==> run a: inputs <==
==> flow/design.v <==
module Controller(Vppg, Find_Setting, CLK, rst_n, DC_Comp, PGA_Gain, CLK_Filter, LED_IR, LED_RED, IR_ADC_Value, RED_ADC_Value, LED_Drive);
input 		CLK;							 
input 		rst_n;							 
input 		Find_Setting;					 
input[7:0] 	Vppg;							 
output reg 			LED_IR;					 
output reg 			LED_RED;				 
output reg			CLK_Filter;				 
output reg  [3:0] 	LED_Drive;				 
output reg  [3:0] 	PGA_Gain;				 
output reg  [6:0] 	DC_Comp;				 
output reg  [7:0]   IR_ADC_Value;			 
output reg  [7:0]   RED_ADC_Value;			 
parameter 		 MAX_RAND_VOLTAGE = 250;
parameter 		 MIN_RAND_VOLTAGE = 5;
parameter		 MITTEL_VOLTAGE   = 127;
localparam[2:0]  INITIAL 			    = 3'b001;  
localparam[2:0]  IDLE         		    = 3'b010;  
localparam[2:0]  FIND_SETTING			= 3'b000;
localparam[2:0]  SWEEP_DC_COMP  		= 3'b011;  
localparam[2:0]  INCREASE_PGA_GAIN      = 3'b100;  
localparam[2:0]  OSCILLATE   	     	= 3'b101;  
localparam[2:0]  FIRST_DC_COMP   		= 3'b110;  
reg [9:0]  	counter;						 
reg [3:0] 	gaintemp;						
reg [3:0] 	PGA_Gain_IR;					 
reg [3:0] 	PGA_Gain_RED;					 
reg [2:0]   currentState, nextState;		 
reg [7:0]   DC_left, DC_right, DC_Comp_temp;  
reg [6:0]   DC_Comp_IR;						 
reg [6:0]   DC_Comp_RED; 				     
reg [1:0]	red_on_flag; 					 
reg [9:0]   min_index;						 
reg [9:0]   max_index;						 
reg [7:0]  	temp_min;						 
reg [7:0]  	temp_max;						 
reg [3:0]   gaintemp_max;
reg [3:0]   gaintemp_min;
reg 		start;
always@(posedge CLK or negedge rst_n) begin
	if(~rst_n)begin
		currentState  <= INITIAL;	
	end
    else begin 
		currentState  <= nextState;
	end
end
always@(posedge CLK) begin
	if(counter == 999) begin
			counter <= 0;
		end
		else if(counter >= 0) begin
		counter <= counter + 1;
		end
	 case(currentState)
		INITIAL: begin  
			nextState          <= FIND_SETTING;
			counter		       <= 0;
			PGA_Gain_RED 	   <= 0;
			PGA_Gain_IR		   <= 0;
			DC_Comp_temp	   <= 0;
			DC_Comp_IR 	       <= 0;
			DC_Comp_RED        <= 0; 
			red_on_flag        <= 1;  
			temp_min		   <= 255;
			temp_max           <= 0;
			min_index		   <= 0;
			max_index 		   <= 0;
			LED_IR			   <= 0;
			LED_RED			   <= 1;
			PGA_Gain		   <= 4'd0;
			gaintemp  		   <= 15;
			LED_Drive 	       <= 8;
			CLK_Filter         <= 0;
			gaintemp_max       <= 0;
			gaintemp_min       <= 0;
			start <= 0;
			DC_Comp            <= 0;
			IR_ADC_Value       <= 0;
			RED_ADC_Value      <= 0;
		end
		FIND_SETTING: begin  
		if(Find_Setting) begin
			nextState <= IDLE;
			end
		end
		IDLE: begin  
			DC_left	  <= 0;
			DC_right  <= MITTEL_VOLTAGE; 
            case(red_on_flag)   
                0: begin   
					nextState <= FIRST_DC_COMP;
		   		    LED_IR    <= 1;
		            LED_RED   <= 0;
                    DC_Comp   <= 0;
					temp_min  <= 255;
					temp_max  <= 0;
				end
				1: begin   
					nextState <= FIRST_DC_COMP;
		   			LED_IR    <= 0;
		   		    LED_RED   <= 1;
                    DC_Comp   <= 0; 	
					temp_min  <= 255;
					temp_max  <= 0;
				end 
				2: begin   
					if (Vppg < temp_min && LED_RED == 1) begin
		 				temp_min  <= Vppg;
		 				min_index <= counter;  
		 				nextState <= IDLE;
					end
					if (Vppg > temp_max && LED_RED == 1) begin
		 				temp_max  <= Vppg;
		 				max_index <= counter;  
						nextState <= IDLE;
					end
					if (counter == 999 && LED_RED == 1)begin  
						nextState <= SWEEP_DC_COMP;  
					end	
					if(LED_IR == 1) begin
						nextState <= SWEEP_DC_COMP;
					end				    
				end
                default:;
            endcase
		end 
		FIRST_DC_COMP:begin	 
			if ((DC_right - DC_left) > 1)begin 
				if(Vppg < MITTEL_VOLTAGE)begin
					DC_right 	    <= 	DC_Comp;
					DC_Comp_temp	<=  DC_Comp + DC_left;
					DC_Comp  		<=  DC_Comp_temp >>1;
				end else if(Vppg > MITTEL_VOLTAGE)begin
					DC_left 	    <=	DC_Comp;
					DC_Comp_temp 	<=  DC_Comp + DC_right;
					DC_Comp 	    <=  DC_Comp_temp >> 1;
				end else begin
					DC_left			<=	DC_Comp;
					DC_right		<=	DC_Comp;
				end	
			end else begin
				red_on_flag     	<=	 2;
				nextState			<= 	IDLE;					
			end
	    end
		SWEEP_DC_COMP: begin   
				if (counter < (((min_index +max_index) >> 1) + 7) && counter >= (((min_index + max_index) >> 1) - 7))begin 
					if(Vppg < MITTEL_VOLTAGE)begin
						DC_right 	    <= 	DC_Comp;
						DC_Comp_temp	<=  DC_Comp + DC_left;
						DC_Comp  		<=  DC_Comp_temp >>1;
					end else if(Vppg > MITTEL_VOLTAGE)begin
						DC_left 	    <=	DC_Comp;
						DC_Comp_temp    <=  DC_Comp + DC_right;
						DC_Comp 	    <=  DC_Comp_temp >> 1;
					end else begin
						DC_left			<=	DC_Comp;
						DC_right		<=	DC_Comp;
						nextState 		<= INCREASE_PGA_GAIN;
					end	
				end else if (counter >= (((min_index +max_index) >> 1) + 7)) begin 
					nextState	    <= INCREASE_PGA_GAIN;
				end         
		end
		INCREASE_PGA_GAIN: begin  
			if((counter >= max_index) && counter <= (max_index + 4'd15)) begin  
				if(Vppg < MAX_RAND_VOLTAGE) begin
					PGA_Gain <= PGA_Gain + 4'd1;
				end
				else begin
					gaintemp_max <= PGA_Gain;   
				end
				if(counter == (max_index + 4'd15)) begin   
					PGA_Gain <= 4'd0;
					start <= 1;
				end
			end
			if(start) begin
				start <= 0;
				if(2000 < gaintemp_max) begin
					red_on_flag    <= 0 ;
					counter    	   <= 0;  
					if(LED_IR) begin					 
						DC_Comp_IR    <= DC_Comp;		 
						PGA_Gain_IR   <= gaintemp_min; 	 
						nextState     <= OSCILLATE;
						PGA_Gain      <= 4'd0;  
						gaintemp      <= 15;
						gaintemp_max  <= 0;
						gaintemp_min  <= 0;
					end
					if(LED_RED) begin
						DC_Comp_RED   <= DC_Comp;		 
						PGA_Gain_RED  <= gaintemp_min;   
						nextState  	  <= IDLE; 			 
						PGA_Gain   	  <= 4'd0; 			 
						gaintemp      <= 15;
						gaintemp_max  <= 0;
						gaintemp_min  <= 0;
						LED_RED	      <= 0;
						LED_IR	      <= 1;
					end
				end
				else begin	
					red_on_flag 	  <= 0 ;
					counter    	      <= 0;  
					if(LED_IR) begin
						DC_Comp_IR    <= DC_Comp;		     
						PGA_Gain_IR   <= gaintemp_max; 		 
						nextState     <= OSCILLATE;			 
						PGA_Gain      <= 4'd0;  
						gaintemp      <= 15;
						gaintemp_max  <= 0;
						gaintemp_min  <= 0;
						LED_RED	      <= 1;
						LED_IR	      <= 0;
					end
					if(LED_RED) begin
						DC_Comp_RED   <= DC_Comp;			 
						PGA_Gain_RED  <= gaintemp_max;		 
						nextState     <= IDLE; 				 
						PGA_Gain      <= 4'd0; 				 
						gaintemp      <= 15;
						gaintemp_max  <= 0;
						gaintemp_min  <= 0;
						LED_RED	  	  <= 0;
						LED_IR	      <= 1;
					end
				end
			end
		end 
		OSCILLATE: begin  
			CLK_Filter <=~CLK_Filter;  
			if(counter == 9) begin	  
				LED_RED <= ~LED_RED; 
				LED_IR  <= ~LED_IR;
				counter <= 0;  
				if(LED_IR) begin
					DC_Comp  	  <= DC_Comp_RED;
					PGA_Gain 	  <= PGA_Gain_RED;
					IR_ADC_Value  <= Vppg;  
				end
				if(LED_RED) begin
					DC_Comp 	  <= DC_Comp_IR;
					PGA_Gain 	  <= PGA_Gain_IR;
					RED_ADC_Value <= Vppg;  
				end
			end	
		end
		default: nextState <= IDLE;
	endcase
end
endmodule
module FIR_Filter(
    input wire CLK,                  
    input wire CLK_Filter,           
    input wire [7:0] input_data,     
    input wire rst_n,                
    output reg [19:0] output_data    
);
parameter NUM_SHI_REGS = 22;	 
parameter NUM_ADD_REGS = 11;     
reg     [7:0]   shift_regs   [NUM_SHI_REGS-1:0];   
reg     [8:0]   add_regs     [NUM_ADD_REGS-1:0];   
reg 	[16:0]  order[NUM_ADD_REGS-1:0];  
wire    [7:0]   COEFFICIENTS [NUM_ADD_REGS-1:0];   
assign COEFFICIENTS[0]  =    8'd2;
assign COEFFICIENTS[1]  =    8'd10;
assign COEFFICIENTS[2]  =    8'd16;
assign COEFFICIENTS[3]  =    8'd28;
assign COEFFICIENTS[4]  =    8'd43;
assign COEFFICIENTS[5]  =    8'd60;
assign COEFFICIENTS[6]  =    8'd78;
assign COEFFICIENTS[7]  =    8'd95;
assign COEFFICIENTS[8]  =    8'd111;
assign COEFFICIENTS[9]  =    8'd122;
assign COEFFICIENTS[10] =    8'd128;
always @(posedge CLK or negedge rst_n) begin
    if (!rst_n) begin
        shift_regs[0]  <= 8'b0;
        shift_regs[1]  <= 8'b0;
        shift_regs[2]  <= 8'b0;
        shift_regs[3]  <= 8'b0;
        shift_regs[4]  <= 8'b0;
        shift_regs[5]  <= 8'b0;
        shift_regs[6]  <= 8'b0;
        shift_regs[7]  <= 8'b0;
        shift_regs[8]  <= 8'b0;
        shift_regs[9]  <= 8'b0;
        shift_regs[10] <= 8'b0;
        shift_regs[11] <= 8'b0;
        shift_regs[12] <= 8'b0;
        shift_regs[13] <= 8'b0;
        shift_regs[14] <= 8'b0;
        shift_regs[15] <= 8'b0;
        shift_regs[16] <= 8'b0;
        shift_regs[17] <= 8'b0;
        shift_regs[18] <= 8'b0;
        shift_regs[19] <= 8'b0;
        shift_regs[20] <= 8'b0;
        shift_regs[21] <= 8'b0;
        add_regs[0]  <= 9'b0;
        add_regs[1]  <= 9'b0;
        add_regs[2]  <= 9'b0;
        add_regs[3]  <= 9'b0;
        add_regs[4]  <= 9'b0;
        add_regs[5]  <= 9'b0;
        add_regs[6]  <= 9'b0;
        add_regs[7]  <= 9'b0;
        add_regs[8]  <= 9'b0;
        add_regs[9]  <= 9'b0;
        add_regs[10] <= 9'b0;
        order[0]  <= 17'b0;
        order[1]  <= 17'b0;
        order[2]  <= 17'b0;
        order[3]  <= 17'b0;
        order[4]  <= 17'b0;
        order[5]  <= 17'b0;
        order[6]  <= 17'b0;
        order[7]  <= 17'b0;
        order[8]  <= 17'b0;
        order[9]  <= 17'b0;
        order[10] <= 17'b0;
        output_data <= 20'd0;
    end else if (CLK_Filter) begin
        shift_regs[0]  <= input_data;
        shift_regs[1]  <= shift_regs[0];
        shift_regs[2]  <= shift_regs[1];
        shift_regs[3]  <= shift_regs[2];
        shift_regs[4]  <= shift_regs[3];
        shift_regs[5]  <= shift_regs[4];
        shift_regs[6]  <= shift_regs[5];
        shift_regs[7]  <= shift_regs[6];
        shift_regs[8]  <= shift_regs[7];
        shift_regs[9]  <= shift_regs[8];
        shift_regs[10] <= shift_regs[9];
        shift_regs[11] <= shift_regs[10];
        shift_regs[12] <= shift_regs[11];
        shift_regs[13] <= shift_regs[12];
        shift_regs[14] <= shift_regs[13];
        shift_regs[15] <= shift_regs[14];
        shift_regs[16] <= shift_regs[15];
        shift_regs[17] <= shift_regs[16];
        shift_regs[18] <= shift_regs[17];
        shift_regs[19] <= shift_regs[18];
        shift_regs[20] <= shift_regs[19];
        shift_regs[21] <= shift_regs[20];
        add_regs[0]     <= shift_regs[0] + shift_regs[21];
        add_regs[1]     <= shift_regs[1] + shift_regs[20];
        add_regs[2]     <= shift_regs[2] + shift_regs[19];
        add_regs[3]     <= shift_regs[3] + shift_regs[18];
        add_regs[4]     <= shift_regs[4] + shift_regs[17];
        add_regs[5]     <= shift_regs[5] + shift_regs[16];
        add_regs[6]     <= shift_regs[6] + shift_regs[15];
        add_regs[7]     <= shift_regs[7] + shift_regs[14];
        add_regs[8]     <= shift_regs[8] + shift_regs[13];
        add_regs[9]     <= shift_regs[9] + shift_regs[12];
        add_regs[10]    <= shift_regs[10] + shift_regs[11];
        order[0]    <= COEFFICIENTS[0] * add_regs[0];
        order[1]    <= COEFFICIENTS[1] * add_regs[1];
        order[2]    <= COEFFICIENTS[2] * add_regs[2];
        order[3]    <= COEFFICIENTS[3] * add_regs[3];
        order[4]    <= COEFFICIENTS[4] * add_regs[4];
        order[5]    <= COEFFICIENTS[5] * add_regs[5];
        order[6]    <= COEFFICIENTS[6] * add_regs[6];
        order[7]    <= COEFFICIENTS[7] * add_regs[7];
        order[8]    <= COEFFICIENTS[8] * add_regs[8];
        order[9]    <= COEFFICIENTS[9] * add_regs[9];
        order[10]   <= COEFFICIENTS[10] * add_regs[10];
	    output_data <=   order[0] + order[1] + order[2] + order[3] 
                       + order[4] + order[5] + order[6] + order[7] 
                       + order[8] + order[9] + order[10];
    end
end
endmodule
module Controller_FIR (
	input	[7:0] 	VPPG,             
	input 		  	Find_Setting,     
	input 		  	CLK,              
	input 		  	rst_n,            
	output 	[6:0] 	DC_Comp,          
	output 	[3:0] 	pga_Gain,         
	output 		  	LED_IR,           
	output 		  	LED_RED,          
	output  [19:0] 	Out_RED_Filtered, 
	output  [19:0] 	Out_IR_Filtered,  
	output  [3:0] 	LED_Drive         
);
	wire [7:0] IR_ADC_Value, RED_ADC_Value;
	wire 	   CLK_Filter;
	reg        CLK_Filter_q;    
	wire       Filter_En;       
	always @(posedge CLK or negedge rst_n) begin
		if (!rst_n) CLK_Filter_q <= 1'b0;
		else        CLK_Filter_q <= CLK_Filter;
	end
	assign Filter_En = CLK_Filter & ~CLK_Filter_q;
    Controller ct(  .Vppg(VPPG), 
                    .Find_Setting(Find_Setting), 
                    .CLK(CLK), 
                    .rst_n(rst_n), 
                    .DC_Comp(DC_Comp), 
                    .PGA_Gain(pga_Gain), 
                    .CLK_Filter(CLK_Filter), 
                    .LED_IR(LED_IR), 
                    .LED_RED(LED_RED),
                    .IR_ADC_Value(IR_ADC_Value), 
                    .RED_ADC_Value(RED_ADC_Value), 
                    .LED_Drive(LED_Drive)); 
	FIR_Filter red( .CLK(CLK),
                    .CLK_Filter(Filter_En), 
                    .input_data(RED_ADC_Value),
                    .rst_n(rst_n),  
                    .output_data(Out_RED_Filtered));
	FIR_Filter ir(  .CLK(CLK),
                    .CLK_Filter(Filter_En), 
                    .input_data(IR_ADC_Value),
                    .rst_n(rst_n),  
                    .output_data(Out_IR_Filtered));
endmodule
==> flow/run.sh <==
#!/bin/bash
# the make line also repeats each setting of config.mk as NAME=value (left out here)
make -C /OpenROAD-flow-scripts/flow DESIGN_CONFIG=/design/flow/config.mk WORK_HOME=/design/flow/orfs CLKGATE_MAP_FILE= finish
==> flow/config.mk <==
export PLATFORM = sky130hd
export DESIGN_NAME = Controller_FIR
export DESIGN_NICKNAME = Controller_FIR
export VERILOG_FILES = /design/flow/design.v
export SDC_FILE = /design/flow/constraint.sdc
export NUM_CORES = 4
export LEC_CHECK = 0
export CAP_MARGIN = 20
export CORE_ASPECT_RATIO = 1.14
export CORE_MARGIN = 7
export CORE_UTILIZATION = 40
export SLEW_MARGIN = 20
==> flow/constraint.sdc <==
create_clock -name core_clock -period 10.0 [get_ports {CLK}]
set_input_delay 2.0000 -clock core_clock [delete_from_list [all_inputs] [get_ports {CLK}]]
set_output_delay 2.0000 -clock core_clock [all_outputs]
set_load 0.01 [all_outputs]
==> inputs of run b, as changes to run a <==
- ABC_AREA: unset -> 1
- CORE_ASPECT_RATIO: 1.14 -> unset
- CORE_MARGIN: 7 -> 2
- CORE_UTILIZATION: 40 -> 72
- PLACE_DENSITY: unset -> 0.65
- SLEW_MARGIN: 20 -> 5
==> flow/constraint.sdc (replaced) <==
create_clock -name core_clock -period 4.5 [get_ports {CLK}]
set_input_delay 0.9000 -clock core_clock [delete_from_list [all_inputs] [get_ports {CLK}]]
set_output_delay 0.9000 -clock core_clock [all_outputs]
set_load 0.01 [all_outputs]
==> metrics.cfg <==
[drt]
drt-met1-wl_um = 74370
viasPerCell = 5.763

[status]
so_faults = negative setup slack
status = finished with violations

[cells_and_area]
nClkBuffers = 147

[setup_path]
worstSetupStartpoint = red.order[0][1]

[final_timing]
fin_ws_ns = -1.226
setup_violations = 29

[placed_design]
dp.cells = 9318

The numbers above come from run b.

==> metrics.cfg <==
[status]
status = complete, no violations

[synthesis]
mux_area_frac = 0.004475

[final_timing]
fin_ws_ns = 3.159
setup_violations = 0

[setup_path]
worstSetupStartpoint = red.order[1][1]

[worst_hold_path]
worstHoldStart = ct.nextState[0]

[drt]
viasPerCell = 4.953
drt-met1-wl_um = 75340

[cells_and_area]
nClkBuffers = 165

[placed_design]
dp.cells = 9127

The numbers above come from run a.

